==> flow/design.v <==
`timescale 1ns / 1ps
module RegisterBank(clk,writeEnabled,regAddress1,regAddress2,writeAddress,writeData,pc,dataOut1,dataOut2);
	input logic clk;
	input writeEnabled;  
	input logic [3:0] regAddress1;  
	input logic [3:0] regAddress2;  
	input logic [3:0] writeAddress;  
	input logic [31:0] writeData;  
	input logic [31:0] pc; 
	output logic [31:0] dataOut1;  
	output logic [31:0] dataOut2;  
	logic [31:0] regs [15:0];
	always_ff @(posedge clk) 
		begin
			for (int i = 0; i < 16; i++)
				if(writeEnabled && writeAddress == i) begin
					regs[i] <= writeData;  
				end
		end
	assign dataOut1 = (regAddress1 == 4'b1111) ? pc : regs[regAddress1];  
	assign dataOut2 = (regAddress2 == 4'b1111) ? pc : regs[regAddress2];  
endmodule
==> flow/run.sh <==
#!/bin/bash
# the make line also repeats each setting of config.mk as NAME=value (left out here)
make -C /OpenROAD-flow-scripts/flow DESIGN_CONFIG=/design/flow/config.mk WORK_HOME=/design/flow/orfs CLKGATE_MAP_FILE= finish
==> flow/config.mk <==
export PLATFORM = sky130hd
export DESIGN_NAME = RegisterBank
export DESIGN_NICKNAME = RegisterBank
export VERILOG_FILES = /design/flow/design.v
export SDC_FILE = /design/flow/constraint.sdc
export NUM_CORES = 4
export LEC_CHECK = 0
export CAP_MARGIN = 20
export CORE_MARGIN = 2
export CORE_UTILIZATION = 66
export CTS_CLUSTER_DIAMETER = 359
export CTS_CLUSTER_SIZE = 31
export HOLD_SLACK_MARGIN = 0.3
export SETUP_SLACK_MARGIN = -0.27
export SLEW_MARGIN = 20
==> flow/constraint.sdc <==
create_clock -name core_clock -period 2.71 [get_ports {clk}]
set_input_delay 0.5420 -clock core_clock [delete_from_list [all_inputs] [get_ports {clk}]]
set_output_delay 0.5420 -clock core_clock [all_outputs]
set_load 0.01 [all_outputs]
==> GITHUB_STEP_SUMMARY, run 1 <==
## Synthesis and layout report

| Metric | Value |
|---|---|
| Cell Pwr Density | 501.9 nW/um^2 |
| Overall routing resource usage | between 50% and 60% |
| Post-synthesis share of cell area spent on xor and xnor gates | 0% |
| AO/OA Area Share | 21.04% |
| Simple-Gate Area Share | just under 8% |
| Fin cells | 2667 |
| Tool warnings | 30 |
| Routed Antenna Nets | 0 |
| Tcrit/Tclk final | 113.5% |
| Fin area | 29110 sq um |
| Final net count | between 2000 and 2500 |
| CTS buffer count | 19 |
| I/O Pins | around 140 |
| Crit path buf inv count | 6 |
| Most used DFF post-synth | edfxtp_1 |
| Number of enable flip-flop cells | 480 |
| Area leader share | 62.16% |
| Mapped Nets | 1901 |
| Met2 Track Usage GR | approximately three quarters |
| Antenna violations before repair | 4 |
| Violated checks | setup timing |
| Startpoint types | input pin |
| Worst setup margin | -0.3646 ns |
| HP Start | writeData[18] |
| Die area | 36650 sq um |
| Int Power | ~11 mW |
| DRC | 0 |
| # Cells Yosys | 1823 |
| Top Usage Layer GRT | met2 |
| F_max | ~0.33 GHz |
| Endpoints failing hold | 0 |
| Core footprint | 34540 sq um |
| Static leakage | 10.07 nW |
| Port buffer count | 141 |
| Post-synth cell types | 69 |
| Rows | roughly 68 |
| GRT met3 Usage | between 10% and 20% |
| H-tree depth | 1 |
| Ys flops | 480 |
| # clock sinks | between 400 and 500 |
| Clk pwr share | between 20% and 30% |
| Switching share of power | 26.48% |
| Synth area leader | edfxtp_1 |
| Crit path top cell by count | buf_12 |
| Clk. pwr | 3.52 mW |
| Final Slew Violations | 0 |
| Synth-to-layout area growth | 25.53% |
| Worst-Margin Slew | ~0.64 ns |
| Fa+ha+maj area frac | 0% |
| Deepest clock path buffer count | 3 |
| Crit path max-delay family | buffers and inverters |
| Total negative slack | -10.29 ns |
| Synth area leaders | edfxtp_1 62%, a22oi_1 4.9%, mux2i_1 3.8% |
| WHS Path Cells | 1 |
| Comb pwr share | 18.4% |
| Peak VDD IR | 0.0005890 V |
| Syn. warnings | 2 |
| Crit path cell chain | buf_2, buf_12, buf_12, nor3_4, buf_6, buf_12, a22oi_1, o22a_1, a21oi_1, clkdlybuf4s50_1 |
| Die x size | 191.4 um |
| Most common cell in the netlist | edfxtp_1 |
| Power in sequential cells | 8.41 mW |
| Class of the worst hold path | in -> reg |
| Worst Path Arrival | 2.53 ns |
| HPWL after DPL | 63.83 mm |
| FP Util | 67.13% |
| Clk pin slew, worst setup/hold paths | 0.12 ns |
| Routed via count | 21410 |
| Maxcap violations | 0 |
| Yosys chip area | 23190 sq um |
| Main logic family | AND-OR/OR-AND gates |
| Initial DRC Count | 4843 |
| Power Combinational | 2.69 mW |
| Element type at the critical path end | output port |
| Minimum clock period | 3.075 ns |
| Crit path max fanout | 23 |
| Root Buffer | clkbuf_16 |
| Placed Area | 28070 sq um |
| First-pass GRT wire length | 133.8 mm |
| Max power group | registers |
| Count of final setup violators | a little under 60 |
| Crit path to | dataOut2[1] |
| M1 GR Usage | 65.65% |
| Gpl congestion | 1.030 |
| Seq pwr share | 57.5% |
| Worst endpoint required time | 2.17 ns |
| Vias per inst | 8.029 |
| WL/cell | approximately 35 um |
| Synth Area per Inst | 12.72 sq um |
| Psw | 3.868 mW |
| Dpl cells | 2629 |
| CP Class | in -> out |
| Drt total wl | about 94 mm |
| Hold Path End | regs[0][18]$_DFFE_PP_ |
| Synthesized cell area | approximately 23000 sq um |
| Mux frac, synth | 4.818% |
| Unrepaired setup endpoints after global routing | yes |
| Outcome | finished with violations |
| Vias in the first global route | 20760 |
| Asr flop ratio synth | 0% |
| Die y size | ~190 um |
| CP Depth | 10 |
| PnR Total Power | approximately 15 mW |
| Drt first pass iters | 12 |
| Cells after synthesis | 1823 |
| Overflow after GRT | 0 |
| Largest net degree at the start of global routing | 33 |
| Worst path max stage delay | 0.57 ns |
| Slowest cell on the critical path | clkdlybuf4s50_1 |
| CP startpoint | regAddress2[3] |
| CTS tree | built |
| Relative slew slack | about 57% |
| Register area share after synthesis | 62.16% |
| Most frequent cells after synthesis | 480 x edfxtp_1, 150 x a22oi_1, 120 x nand2_1 |
-- what timing repair did --
item                       4_1_cts  5_1_grt
hold buffers                     0        0
hold endpoints to repair         0        0
gates resized                  131       37
buffers inserted                10        7
pin swaps                       20       12
setup endpoints to repair       64       24
cloned                           0        1
-- layout make-up --
type                       count  area, sq um
inverter                       9        37.54
fill                        1829         5434
tap                          455        569.3
multi-input combinational   1176         8300
timing repair buffer         525         5291
sequential                   480        14410
antenna                        2        5.005
clock inverter                 1        16.27
clock buffer                  19        475.5
-- metal layers --
layer,vias up,share of wire (%)
li1,8180,-
met1,9868,32
met2,2652,42
met3,707,18
met4,6,8.6
met5,-,0.052
-- through the flow --
step	setup WS, ns	hold slack (ns)	utilization (%)
4_1_cts	-0.3608	0.8558	83.75
5_1_grt	-0.3820	0.9177	84.26
3_3_place_gp	-0.5640	1.410	81.26
2_1_floorplan	-0.1561	0.6409	-
3_5_place_dp	-0.5755	1.435	81.26
6_report	-0.3646	0.8667	84.27
==> inputs of run 2 (changes only) <==
- CAP_MARGIN: 20 -> 40
- CORE_UTILIZATION: 66 -> 65
- CTS_CLUSTER_DIAMETER: 359 -> default
- CTS_CLUSTER_SIZE: 31 -> default
- HOLD_SLACK_MARGIN: 0.3 -> default
- SETUP_SLACK_MARGIN: -0.27 -> default
- TNS_END_PERCENT: default -> 5
- clock period: 2.71 -> 2.91 ns (I/O delays scaled with it)
==> GITHUB_STEP_SUMMARY, run 2 <==
## Synthesis and layout report

| Metric | Value |
|---|---|
| Main logic family | AND-OR/OR-AND gates |
| I/O Pins | 142 (unchanged) |
| Power in sequential cells | 7.84 mW (-6.8%) |
| HPWL after DPL | 62.35 mm (-2.3%) |
| Asr flop ratio synth | 0% (unchanged) |
| Crit path to | dataOut2[24] |
| Seq. cell area | 14410 sq um (unchanged) |
| Most frequent cells after synthesis | 480 x edfxtp_1, 150 x a22oi_1, 120 x nand2_1 |
| Worst-Margin Slew | 0.6529 ns (+0.01213 ns) |
| Tool warnings | 31 (+3.3%) |
| Gpl congestion | 1.033 (+0.27%) |
| Mux frac, synth | 4.818% (unchanged) |
| # Cells Yosys | 1823 (unchanged) |
| Slowest cell on the critical path | clkdlybuf4s50_1 |
| Crit path max fanout | 20 (-13%) |
| Fa+ha+maj area frac | 0% (unchanged) |
| Crit path top cell by count | buf_4 |
| Relative slew slack | 56.34% (-0.81 points) |
| Final Slew Violations | 0 (unchanged) |
| Synthesized cell area | 23190 sq um (unchanged) |
| Die area | 37200 sq um (+1.5%) |
| # clock sinks | 480 (unchanged) |
| Overflow after GRT | 0 (unchanged) |
| Rows | 69 (+1.5%) |
| Minimum clock period | 3.167 ns |
| Worst path max stage delay | 0.49 ns (-0.08 ns) |
| Deepest clock path buffer count | 3 (unchanged) |
| Placed Area | 27850 sq um (-0.77%) |
| Area leader share | 62.16% (unchanged) |
| Outcome | finished with violations |
| Yosys chip area | 23190 sq um (unchanged) |
| Fin area | 30190 sq um (+3.7%) |
| DRC | 0 (unchanged) |
| Clk. pwr | 6.40 mW (+82%) |
| Crit path cell chain | buf_4, clkinvlp_4, buf_4, buf_12, a22o_1, a32oi_1, o221a_1, a21oi_1, clkdlybuf4s50_1 |
| Antenna violations before repair | 3 (-1) |
| Largest net degree at the start of global routing | 33 (unchanged) |
| Drt first pass iters | 9 (-3) |
| H-tree depth | 2 (+1) |
| CP startpoint | regAddress2[1] |
| Routed Antenna Nets | 0 (unchanged) |
| Syn. warnings | 2 (unchanged) |
| Maxcap violations | 0 (unchanged) |
| FP Util | 65.67% (-1.5 points) |
| Hold Path End | regs[8][19]$_DFFE_PP_ |
| Class of the worst hold path | in -> reg |
| Synth-to-layout area growth | 30.19% |
| Worst endpoint required time | 2.33 ns (+0.16 ns) |
| Post-synthesis share of cell area spent on xor and xnor gates | 0% (unchanged) |
| Crit path buf inv count | 5 (-1) |
| First-pass GRT wire length | 138.7 mm (+3.7%) |
| Initial DRC Count | 4361 (-10%) |
| Total negative slack | -2.112 ns (+8.178 ns) |
| Simple-Gate Area Share | 7.808% (unchanged) |
| Psw | 4.315 mW (+12%) |
| Cell Pwr Density | 556.2 nW/um^2 (+11%) |
| F_max | 0.3157 GHz |
| Drt total wl | 98.39 mm (+4.1%) |
| Element type at the critical path end | output port |
| Cells after synthesis | 1823 (unchanged) |
| Mapped Nets | 1901 (unchanged) |
| Core footprint | 35310 sq um (+2.2%) |
| Overall routing resource usage | 53.12% (+2.0 points) |
| CTS buffer count | 49 (+30) |
| Most common cell in the netlist | edfxtp_1 |
| WHS Path Cells | 1 (unchanged) |
| Most used DFF post-synth | edfxtp_1 |
| AO/OA Area Share | 21.04% (unchanged) |
| Vias per inst | 8.086 (+0.71%) |
| Startpoint types | input pin |
| Crit path max-delay family | buffers and inverters |
| Routed via count | 22010 (+2.8%) |
| CTS tree | built |
| CP Depth | 9 (-1) |
| Power Combinational | 2.56 mW (-5%) |
| Hold bufs inserted after CTS | 0 (unchanged) |
| Final net count | 2299 (+0.44%) |
| Ys flops | 480 (unchanged) |
| Unrepaired setup endpoints after global routing | yes |
| Synth area leader | edfxtp_1 |
| Switching share of power | 25.70% (-0.78 points) |
| Register area share after synthesis | 62.16% (unchanged) |
| Number of enable flip-flop cells | 480 (unchanged) |
| Die x size | 192.9 um (+0.75%) |
| Die y size | 192.9 um (+0.75%) |
| CP Class | in -> out |
| Tcrit/Tclk final | 108.8% (-4.6 points) |
| Static leakage | 10.49 nW (+4.3%) |
| Synth area leaders | edfxtp_1 62%, a22oi_1 4.9%, mux2i_1 3.8% |
| Post-synth cell types | 69 (unchanged) |
| HP Start | writeData[19] |
| Synth Area per Inst | 12.72 sq um (unchanged) |
| Worst setup margin | -0.2575 ns (+0.1071 ns) |
| Root Buffer | clkbuf_16 |
| Logic area | 8444 sq um (+1.7%) |
| WL/cell | 36.14 um (+2.0%) |
| Violated checks | setup timing |
| Comb pwr share | 15.2% (-3.2 points) |
| Clk pwr share | 38.1% (+14 points) |
| Int Power | 12.48 mW (+16%) |
| Clk pin slew, worst setup/hold paths | 0.07 ns (-0.05 ns) |
| Port buffer count | 141 (unchanged) |
| Endpoints failing hold | 0 (unchanged) |
| Seq pwr share | 46.7% (-11 points) |
| Max power group | registers |
| Worst Path Arrival | 2.59 ns (+0.06 ns) |
| Peak VDD IR | 0.0005358 V (-9.0%) |
| Filler instances | 1701 (-7.0%) |
| Count of final setup violators | 17 (-71%) |
| Vias in the first global route | 21170 (+2.0%) |
[run 2: cell type report]
| type | instances | share of cell area (%) |
|---|---|---|
| clock buffers | 62 | 4.364 |
| diodes | 2 | 0.01658 |
| flip-flops and latches | 480 | 47.75 |
| inverters | 9 | 0.1451 |
| repair buffers | 505 | 16.95 |
| clock inverters | 27 | 0.8994 |
| well taps | 461 | 1.911 |
| multi-input cells | 1176 | 27.97 |
[run 2: timing repair]
action / CTS / global route
buffers inserted: 3 / 2
pin swaps: 16 / 15
endpoints found under the setup margin: 64 / 50
hold endpoints to repair: 0 / 0
gates cloned: 0 / 0
resized: 179 / 77
[run 2: per-layer routing]
metal | vias to the layer above | track usage [%] | routed length, um
met5 | - | 3.434 | 90
met4 | 4 | 37.93 | 8774
met3 | 820 | 22.48 | 17930
met2 | 2748 | 74.95 | 41060
met1 | 10190 | 65.39 | 30530
li1 | 8250 | - | -
[run 2: through the flow]
stage	std cells	total power [mW]	worst slack [ns]	hold slack, ns	utilization, %
after global routing	2721	17.03	-0.2824	0.9184	85.49
after floorplan	1823	8.949	-0.5491	0.6809	-
after detailed placement	2626	10.30	-0.6355	1.482	78.88
final	2722	16.79	-0.2575	0.8726	85.50
after global placement	2626	10.25	-0.5309	1.453	78.88
after CTS	2718	16.54	-0.2192	0.8558	84.78
==> inputs of run 3 (changes only) <==
- CORE_UTILIZATION: 65 -> 68
- CTS_CLUSTER_SIZE: default -> 40
- MAX_ROUTING_LAYER: default -> met4
- SETUP_SLACK_MARGIN: default -> 0.7
- clock period: 2.91 -> 3.07 ns (I/O delays scaled with it)
==> GITHUB_STEP_SUMMARY, run 3 <==
### Metrics collected by this job

| Metric | Value |
|---|---|
| Mapped Nets | 1901 (unchanged) |
| Synth area leader | edfxtp_1 |
| # clock sinks | 480 (unchanged) |
| Port buffer count | 141 (unchanged) |
| Die area | 35590 sq um (-4.3%) |
| Synth area leaders | edfxtp_1 62%, a22oi_1 4.9%, mux2i_1 3.8% |
| H-tree depth | 2 (unchanged) |
| Most used DFF post-synth | edfxtp_1 |
| FP Util | 69.15% (+3.5 points) |
| Ys flops | 480 (unchanged) |
| Die y size | 188.7 um (-2.2%) |
| Root Buffer | clkbuf_16 |
| Rows | 67 (-2.9%) |
| Post-synthesis share of cell area spent on xor and xnor gates | 0% (unchanged) |
| Simple-Gate Area Share | 7.808% (unchanged) |
| Area leader share | 62.16% (unchanged) |
| Syn. warnings | 2 (unchanged) |
| Main logic family | AND-OR/OR-AND gates |
| I/O Pins | 142 (unchanged) |
| Yosys chip area | 23190 sq um (unchanged) |
| HPWL after DPL | 63.42 mm (+1.7%) |
| AO/OA Area Share | 21.04% (unchanged) |
| Mux frac, synth | 4.818% (unchanged) |
| Post-synth cell types | 69 (unchanged) |
| Synthesized cell area | 23190 sq um (unchanged) |
| Gpl congestion | 1.060 (+2.7%) |
| Register area share after synthesis | 62.16% (unchanged) |
| Asr flop ratio synth | 0% (unchanged) |
| Number of enable flip-flop cells | 480 (unchanged) |
| Core footprint | 33530 sq um (-5.0%) |
| Fa+ha+maj area frac | 0% (unchanged) |
| Deepest clock path buffer count | 3 (unchanged) |
| # Cells Yosys | 1823 (unchanged) |
| Outcome | stopped before the end |
| Hold bufs inserted after CTS | 0 (unchanged) |
| Failing step | global routing (5_1_grt) |
| Most frequent cells after synthesis | 480 x edfxtp_1, 150 x a22oi_1, 120 x nand2_1 |
| CTS buffer count | 48 (-2.0%) |
| Cells after synthesis | 1823 (unchanged) |
| Synth Area per Inst | 12.72 sq um (unchanged) |
| Placed Area | 27830 sq um (about the same) |
| Most common cell in the netlist | edfxtp_1 |
| Die x size | 188.7 um (-2.2%) |
run 3: timing repair:
action,in CTS
gates cloned,4
pin swaps,48
setup endpoints to repair,64
buffers inserted,22
gates resized,272
endpoints found under the hold margin,0
run 3: through the flow:
step	utilization (%)	instances	setup WS, ns	hold slack [ns]
2_1_floorplan	-	1823	0.4446	0.7129
3_3_place_gp	83.01	2618	-0.3285	1.501
3_5_place_dp	83.01	2618	-0.3351	1.501
4_1_cts	90.53	2732	0.08102	0.9046
No activity file was given, so power comes from the tool's default toggle rates.
